## computing_core
module computing_core(
clk,rst,
load_done,
activate0,
activate1,
activate2,
weight0,
weight1,
weight2,
weight3,
out_psum0,
out_psum1,
out_psum2,
out_psum3,
out_psum_vld
    );
    parameter WIDTH = 8;
    input  wire                 clk,rst,load_done;
    input  wire  [9*WIDTH-1:0]   weight0,weight1,weight2,weight3;
    input  wire [3*WIDTH-1:0]   activate0;
    input  wire [3*WIDTH-1:0]   activate1;
    input  wire [3*WIDTH-1:0]   activate2;
    output wire [WIDTH-1:0]     out_psum0;
    output wire [WIDTH-1:0]     out_psum1;
    output wire [WIDTH-1:0]     out_psum2;
    output wire [WIDTH-1:0]     out_psum3;
    output wire                 out_psum_vld;
    wire [3:0]      psum_vld;
    assign out_psum_vld = psum_vld[0] & psum_vld[1] & psum_vld[2] & psum_vld[3];
    pcore #(.WIDTH(WIDTH))p0(.clk(clk), .rst(rst), .in_update(load_done),
            .activate2(activate0),
            .activate1(activate1),
            .activate0(activate2),
            .weight2({weight0[64+:8], weight0[56+:8], weight0[48+:8]}),
            .weight1({weight0[40+:8], weight0[32+:8], weight0[24+:8]}),
            .weight0({weight0[16+:8], weight0[8+:8],  weight0[0+:8]}),
            .out_psum(out_psum0), .out_psum_vld(psum_vld[0]));
    pcore #(.WIDTH(WIDTH))p1(.clk(clk), .rst(rst), .in_update(load_done),
            .activate2(activate0),
            .activate1(activate1),
            .activate0(activate2),
            .weight2({weight1[64+:8], weight1[56+:8], weight1[48+:8]}),
            .weight1({weight1[40+:8], weight1[32+:8], weight1[24+:8]}),
            .weight0({weight1[16+:8], weight1[8+:8] , weight1[0+:8]}),
            .out_psum(out_psum1), .out_psum_vld(psum_vld[1]));
    pcore #(.WIDTH(WIDTH))p2(.clk(clk), .rst(rst), .in_update(load_done),
  ...
For scale: roughly 1300 flip-flops, ~400 I/O pins, ~0.074 sq mm of cells after synthesis.
clock: 3.98 ns
lec_check: 0
abc_area: 1
cap_margin: 10
core_aspect_ratio: 0.82
core_margin: 2
core_utilization: 72
cts_cluster_size: 61
hold_slack_margin: 0.26
max_routing_layer: met4
place_density_lb_addon: 0.01
setup_slack_margin: 1.17
slew_margin: 20
tns_end_percent: 70
run.sh (not shown) runs the stock make flow with config.mk's settings and CLKGATE_MAP_FILE=.
The first run reached the layout checks and failed them: antenna violations, negative setup slack.
Then changed:
Settings changed: ABC_AREA 1 to unset, CAP_MARGIN 10 to 5, CORE_ASPECT_RATIO 0.82 to unset, CTS_CLUSTER_SIZE 61 to unset, HOLD_SLACK_MARGIN 0.26 to unset, MAX_ROUTING_LAYER met4 to unset, PLACE_DENSITY_LB_ADDON 0.01 to unset, SETUP_SLACK_MARGIN 1.17 to 0.26, TNS_END_PERCENT 70 to unset.
Clock period 3.98 ns to 5.33 ns, I/O delays scaled along.
Now the flow finished with negative setup slack left.
Via count came out lower by 26%.
Area after synthesis fell by 6.4%.
Critical path depth goes down by 2.
Global-route usage shrinks by 5.4 points.
Worst setup slack gets better by 1.1 ns.
Final cell count is lower by about 25%.
Register-to-register slack improves by 0.94 ns.
Design area goes down by 11%.
Non-clock buffer count drops by 301.
Sequential power drops by about 24%.
Then changed:
Settings changed: CAP_MARGIN 5 to 20, CORE_UTILIZATION 72 to 40, SETUP_SLACK_MARGIN 0.26 to unset.
Clock period 5.33 ns to 4.9 ns, I/O delays scaled along.
Effect: The changed run produced a layout that fails on negative setup slack; synthesized cell count stays the same; register-to-register slack is worse by 0.50 ns; clock skew goes up by 0.0072 ns; combinational power goes up by 19%; flip-flop count is unchanged; routed wire length goes up by 1.9%.
Then changed:
Settings changed: CORE_UTILIZATION 40 to 70, CTS_CLUSTER_SIZE set to 24, SETUP_SLACK_MARGIN set to -0.35.
Clock period 4.9 ns to 4.77 ns, I/O delays scaled along.
Result: The new run reached the layout checks and failed them: negative setup slack; wire length decreases by 5.8%; setup slack degrades by 0.25 ns; synthesized area stays the same; sequential power increases by about 3%.
Then changed:
Settings changed: CORE_UTILIZATION 70 to 40, CTS_CLUSTER_SIZE 24 to unset, SETUP_SLACK_MARGIN -0.35 to unset.
Clock period 4.77 ns to 6.24 ns, I/O delays scaled along.
Result: The changed run completed with no timing, DRC or antenna violations; routed wire length came out higher by a few percent; area after synthesis does not change; global-route usage is lower by 13 points; sequential cell count is unchanged; design area is higher slightly; synthesized cell count does not change; count of clock-buffer cells in the layout grows by 8.


run A:
The RTL this note starts from:
==> flow/design.v <==
`timescale 1ns / 1ps
module mult_gen_0(
    CLK,
    A,
    B,
    P
);
input              CLK;
input      [7:0]   A;
input      [7:0]   B;
output     [7:0]   P;
reg [7:0]  a_reg;
reg [7:0]  b_reg;
reg [7:0]  p_reg0;
reg [7:0]  p_reg1;
assign P = p_reg1;
always @(posedge CLK) begin
    a_reg  <= A;
    b_reg  <= B;
    p_reg0 <= a_reg * b_reg;
    p_reg1 <= p_reg0;
end
endmodule
`timescale 1ns / 1ps
module pe(
clk, 
rst,
in_data, 
in_weight, 
in_psum,
in_data_update, 
in_weight_update, 
in_psum_update,
out_psum, 
out_psum_vld
    );
parameter WIDTH             = 8;
parameter PIPELINE_STAGE    = 3;
input                               clk;
input                               rst;
input   [WIDTH - 1 : 0]             in_data;
input   [WIDTH - 1 : 0]             in_weight;
input   [WIDTH - 1 : 0]         in_psum;
input                               in_data_update;
input                               in_weight_update;
input                               in_psum_update;
output  [WIDTH - 1 : 0]         out_psum;
output                              out_psum_vld;
reg     [WIDTH - 1 : 0]             in_data_reg;
reg     [WIDTH - 1 : 0]             in_weight_reg;
reg     [WIDTH - 1 : 0]             in_psum_reg;
wire                                in_update;
wire    [WIDTH - 1 : 0]         out_mult;
reg     [WIDTH - 1 : 0]         in_psum_pipeline        [0 : PIPELINE_STAGE - 1];
reg                                 out_psum_vld_pipeline   [0 : PIPELINE_STAGE];
integer i;
mult_gen_0 mult_unit (
  .CLK(clk),   
  .A(in_data_reg),       
  .B(in_weight_reg),       
  .P(out_mult)       
);
assign in_update = (in_data_update | in_weight_update | in_psum_update);
assign out_psum = in_psum_pipeline[PIPELINE_STAGE-1] + out_mult;
assign out_psum_vld = out_psum_vld_pipeline[PIPELINE_STAGE];
always @(posedge clk) begin
    if(rst) begin
        in_data_reg <= 0;
        in_weight_reg <= 0;
        in_psum_reg <= 0;
    end
    else begin
        if(in_data_update) begin
            in_data_reg <= in_data;
        end
        if(in_weight_update) begin
            in_weight_reg <= in_weight;
        end
        if(in_psum_update) begin
            in_psum_reg <= in_psum;
        end
    end
end
always @(posedge clk) begin
    if(rst) begin
        for(i = 0; i <= PIPELINE_STAGE; i = i + 1) begin: zero_init_out_psum_vld
            out_psum_vld_pipeline[i] <= 0;
        end 
    end
    else begin
        out_psum_vld_pipeline[0] <= in_update;
        for(i = 0; i < PIPELINE_STAGE; i = i + 1) begin: pipeline_stage_out_psum_vld
            out_psum_vld_pipeline[i+1] <= out_psum_vld_pipeline[i];
        end 
    end
end
always @(posedge clk) begin
    if(rst) begin
        for(i = 0; i <= PIPELINE_STAGE - 1; i = i + 1) begin: zero_init_in_psum
            in_psum_pipeline[i] <= 0;
        end 
    end
    else begin
        in_psum_pipeline[0] <= in_psum_reg;
        for(i = 0; i < PIPELINE_STAGE - 1; i = i + 1) begin: pipeline_stage_in_psum
            in_psum_pipeline[i+1] <= in_psum_pipeline[i];
        end 
    end
end
endmodule
`timescale 1ns / 1ps
module pmul(
clk,rst,
in_update,
in_data2,
in_data1,
in_data0,
in_weight2,
in_weight1,
in_weight0,
psum,
psum_vld
    );
    parameter WIDTH = 8;
    input clk;
    input rst;
    input [WIDTH-1:0] in_data2;
    input [WIDTH-1:0] in_data1;
    input [WIDTH-1:0] in_data0;
    input [WIDTH-1:0] in_weight2;
    input [WIDTH-1:0] in_weight1;
    input [WIDTH-1:0] in_weight0;
    input wire        in_update;
    output [WIDTH-1:0]psum;
    output            psum_vld;
    wire [2:0] out_psum_vld;
    wire [WIDTH-1:0] out_psum [0:2];
    assign psum = out_psum[2] + out_psum[1] + out_psum[0];
    assign psum_vld = (out_psum_vld == 3'b111);
    pe pe2( .clk(clk), .rst(rst), 
            .in_data(in_data2), .in_weight(in_weight2), .in_psum(0), 
            .in_data_update(in_update), .in_weight_update(in_update), .in_psum_update(in_update), 
            .out_psum(out_psum[2]), .out_psum_vld(out_psum_vld[2]));
    pe pe1( .clk(clk), .rst(rst), 
            .in_data(in_data1), .in_weight(in_weight1), .in_psum(0), 
            .in_data_update(in_update), .in_weight_update(in_update), .in_psum_update(in_update), 
            .out_psum(out_psum[1]), .out_psum_vld(out_psum_vld[1]));
    pe pe0( .clk(clk), .rst(rst), 
            .in_data(in_data0), .in_weight(in_weight0), .in_psum(0), 
            .in_data_update(in_update), .in_weight_update(in_update), .in_psum_update(in_update), 
            .out_psum(out_psum[0]), .out_psum_vld(out_psum_vld[0]));
endmodule
`timescale 1ns / 1ps
module pcore(
    clk,rst,
    in_update,  
    activate2,
    activate1,
    activate0,
    weight2,
    weight1,
    weight0,
    out_psum,
    out_psum_vld
    );
    parameter WIDTH = 8;
    input wire                      clk,rst,in_update;
    input  wire [3*WIDTH-1:0]       activate2;
    input  wire [3*WIDTH-1:0]       activate1;
    input  wire [3*WIDTH-1:0]       activate0;
    input  wire [3*WIDTH-1:0]       weight2;
    input  wire [3*WIDTH-1:0]       weight1;
    input  wire [3*WIDTH-1:0]       weight0;
    output wire [WIDTH-1:0]         out_psum;
    output wire                     out_psum_vld;
    wire        [WIDTH-1:0]         psum[0:2];
    wire        [2:0]               psum_vld;
    assign out_psum = psum[2] + psum[1] + psum[0];
    assign out_psum_vld = psum_vld[2] & psum_vld[1] & psum_vld[0];
    pmul #(.WIDTH(WIDTH))p2(.clk(clk), .rst(rst), 
         .in_update(in_update), 
         .in_data2(activate2[3*WIDTH-1:2*WIDTH]), .in_data1(activate2[2*WIDTH-1:1*WIDTH]), .in_data0(activate2[1*WIDTH-1:0]), 
         .in_weight2(weight2[3*WIDTH-1:2*WIDTH]), .in_weight1(weight2[2*WIDTH-1:1*WIDTH]), .in_weight0(weight2[1*WIDTH-1:0]), 
         .psum(psum[2]), .psum_vld(psum_vld[2]));
    pmul #(.WIDTH(WIDTH))p1(.clk(clk), .rst(rst), 
         .in_update(in_update), 
         .in_data2(activate1[3*WIDTH-1:2*WIDTH]), .in_data1(activate1[2*WIDTH-1:1*WIDTH]), .in_data0(activate1[1*WIDTH-1:0]), 
         .in_weight2(weight1[3*WIDTH-1:2*WIDTH]), .in_weight1(weight1[2*WIDTH-1:1*WIDTH]), .in_weight0(weight1[1*WIDTH-1:0]), 
         .psum(psum[1]), .psum_vld(psum_vld[1]));
    pmul #(.WIDTH(WIDTH))p0(.clk(clk), .rst(rst), 
         .in_update(in_update), 
         .in_data2(activate0[3*WIDTH-1:2*WIDTH]), .in_data1(activate0[2*WIDTH-1:1*WIDTH]), .in_data0(activate0[1*WIDTH-1:0]), 
         .in_weight2(weight0[3*WIDTH-1:2*WIDTH]), .in_weight1(weight0[2*WIDTH-1:1*WIDTH]), .in_weight0(weight0[1*WIDTH-1:0]), 
         .psum(psum[0]), .psum_vld(psum_vld[0]));
endmodule
`timescale 1ns / 1ps
module computing_core(
clk,rst,
load_done,
activate0,
activate1,
activate2,
weight0,
weight1,
weight2,
weight3,
out_psum0,
out_psum1,
out_psum2,
out_psum3,
out_psum_vld
    );
    parameter WIDTH = 8;
    input  wire                 clk,rst,load_done;
    input  wire  [9*WIDTH-1:0]   weight0,weight1,weight2,weight3;
    input  wire [3*WIDTH-1:0]   activate0;
    input  wire [3*WIDTH-1:0]   activate1;
    input  wire [3*WIDTH-1:0]   activate2;
    output wire [WIDTH-1:0]     out_psum0;
    output wire [WIDTH-1:0]     out_psum1;
    output wire [WIDTH-1:0]     out_psum2;
    output wire [WIDTH-1:0]     out_psum3;
    output wire                 out_psum_vld;
    wire [3:0]      psum_vld;
    assign out_psum_vld = psum_vld[0] & psum_vld[1] & psum_vld[2] & psum_vld[3];
    pcore #(.WIDTH(WIDTH))p0(.clk(clk), .rst(rst), .in_update(load_done),
            .activate2(activate0),
            .activate1(activate1),
            .activate0(activate2),
            .weight2({weight0[64+:8], weight0[56+:8], weight0[48+:8]}),
            .weight1({weight0[40+:8], weight0[32+:8], weight0[24+:8]}),
            .weight0({weight0[16+:8], weight0[8+:8],  weight0[0+:8]}),
            .out_psum(out_psum0), .out_psum_vld(psum_vld[0]));
    pcore #(.WIDTH(WIDTH))p1(.clk(clk), .rst(rst), .in_update(load_done),
            .activate2(activate0),
            .activate1(activate1),
            .activate0(activate2),
            .weight2({weight1[64+:8], weight1[56+:8], weight1[48+:8]}),
            .weight1({weight1[40+:8], weight1[32+:8], weight1[24+:8]}),
            .weight0({weight1[16+:8], weight1[8+:8] , weight1[0+:8]}),
            .out_psum(out_psum1), .out_psum_vld(psum_vld[1]));
    pcore #(.WIDTH(WIDTH))p2(.clk(clk), .rst(rst), .in_update(load_done),
            .activate2(activate0),
            .activate1(activate1),
            .activate0(activate2),
            .weight2({weight2[64+:8], weight2[56+:8], weight2[48+:8]}),
            .weight1({weight2[40+:8], weight2[32+:8], weight2[24+:8]}),
            .weight0({weight2[16+:8], weight2[8+:8] , weight2[0+:8]}),
            .out_psum(out_psum2), .out_psum_vld(psum_vld[2]));
    pcore #(.WIDTH(WIDTH))p3(.clk(clk), .rst(rst), .in_update(load_done),
            .activate2(activate0),
            .activate1(activate1),
            .activate0(activate2),
            .weight2({weight3[64+:8], weight3[56+:8], weight3[48+:8]}),
            .weight1({weight3[40+:8], weight3[32+:8], weight3[24+:8]}),
            .weight0({weight3[16+:8], weight3[8+:8] , weight3[0+:8]}),
            .out_psum(out_psum3), .out_psum_vld(psum_vld[3]));
endmodule
clock: 4.13 ns
lec_check: 0
abc_area: 1
cap_margin: 0
core_aspect_ratio: 0.82
core_margin: 2
core_utilization: 71
cts_cluster_size: 44
hold_slack_margin: 0.26
max_routing_layer: met4
place_density_lb_addon: 0.01
setup_slack_margin: 1.17
slew_margin: 20
Run A: complete, dirty (negative setup slack)
diff inputs: run A => run B
- ABC_AREA changed from 1 to 0
- PLACE_DENSITY_LB_ADDON changed from 0.01 to 0.13
- SETUP_SLACK_MARGIN removed (was 1.17)
- HOLD_SLACK_MARGIN removed (was 0.26)
- MAX_ROUTING_LAYER removed (was met4)
- CORE_UTILIZATION changed from 71 to 33
- the clock period (ns, I/O delays scaled along) changed from 4.13 to 7.26
--- outcome ---
- Run B finished end to end and its layout was clean on timing, DRC and antenna.
- Between run A and run B, the worst hold slack does not differ in any meaningful way.
- Compared run B vs run A, and setup slack is up in run B.
- Relative to run A, run B improves cell area after technology mapping.
Relative to run B, the following input files were edited for run C:
- changing CORE_UTILIZATION from 33 to 67
- changing CTS_CLUSTER_SIZE from 44 to 34
- removing CORE_ASPECT_RATIO (formerly 0.82)
- changing CAP_MARGIN from 0 to 20
- removing PLACE_DENSITY_LB_ADDON (formerly 0.13)
- removing ABC_AREA (formerly 0)
- changing the clock period (ns, I/O delays scaled along) from 7.26 to 5.62
==> comparison <==
Although it ran to completion, run C produced a layout that fails the final checks because of negative setup slack. Compare run B and run C | met3 routing resource usage after global routing lower: run B. Where total half-perimeter wirelength after legalization and detailed placement is concerned, run B is outperformed by run C. From run B to run C, iteration tally of the first detailed-router pass did not move at all. Going from run B to run C, the count of cells resized by post-cts repair was found to have gone up by 102.
Setup changes, run C to run D
- an added ABC_AREA of 1
- a deleted CTS_CLUSTER_SIZE that had been 34
- a change of CORE_UTILIZATION from 67 to 72
- a change of the clock period (ns, I/O delays scaled along) from 5.62 to 10.1
## What came out
- Run D completed end to end with timing, DRC and antenna clean.
- Critical path depth in run D is 2 higher than in run C
- Fill cell total of the finished layout (lower): run D
- Changes observed in run D relative to run C: fraction of the mapped netlist area in simple logic gates went up 5.2 points, period utilization lower, minimum setup slack after placement climbed 3640 ps, area of the synthesized netlist per yosys stat went up.
- Finished layout cell area: lower on run C
- Destination of the critical timing path = out_psum1[7]: run D; destination of the critical timing path = out_psum1[6]: run C
- Run C -> run D: power decreased by more than a quarter
Power is estimated from default activity; no workload was simulated.
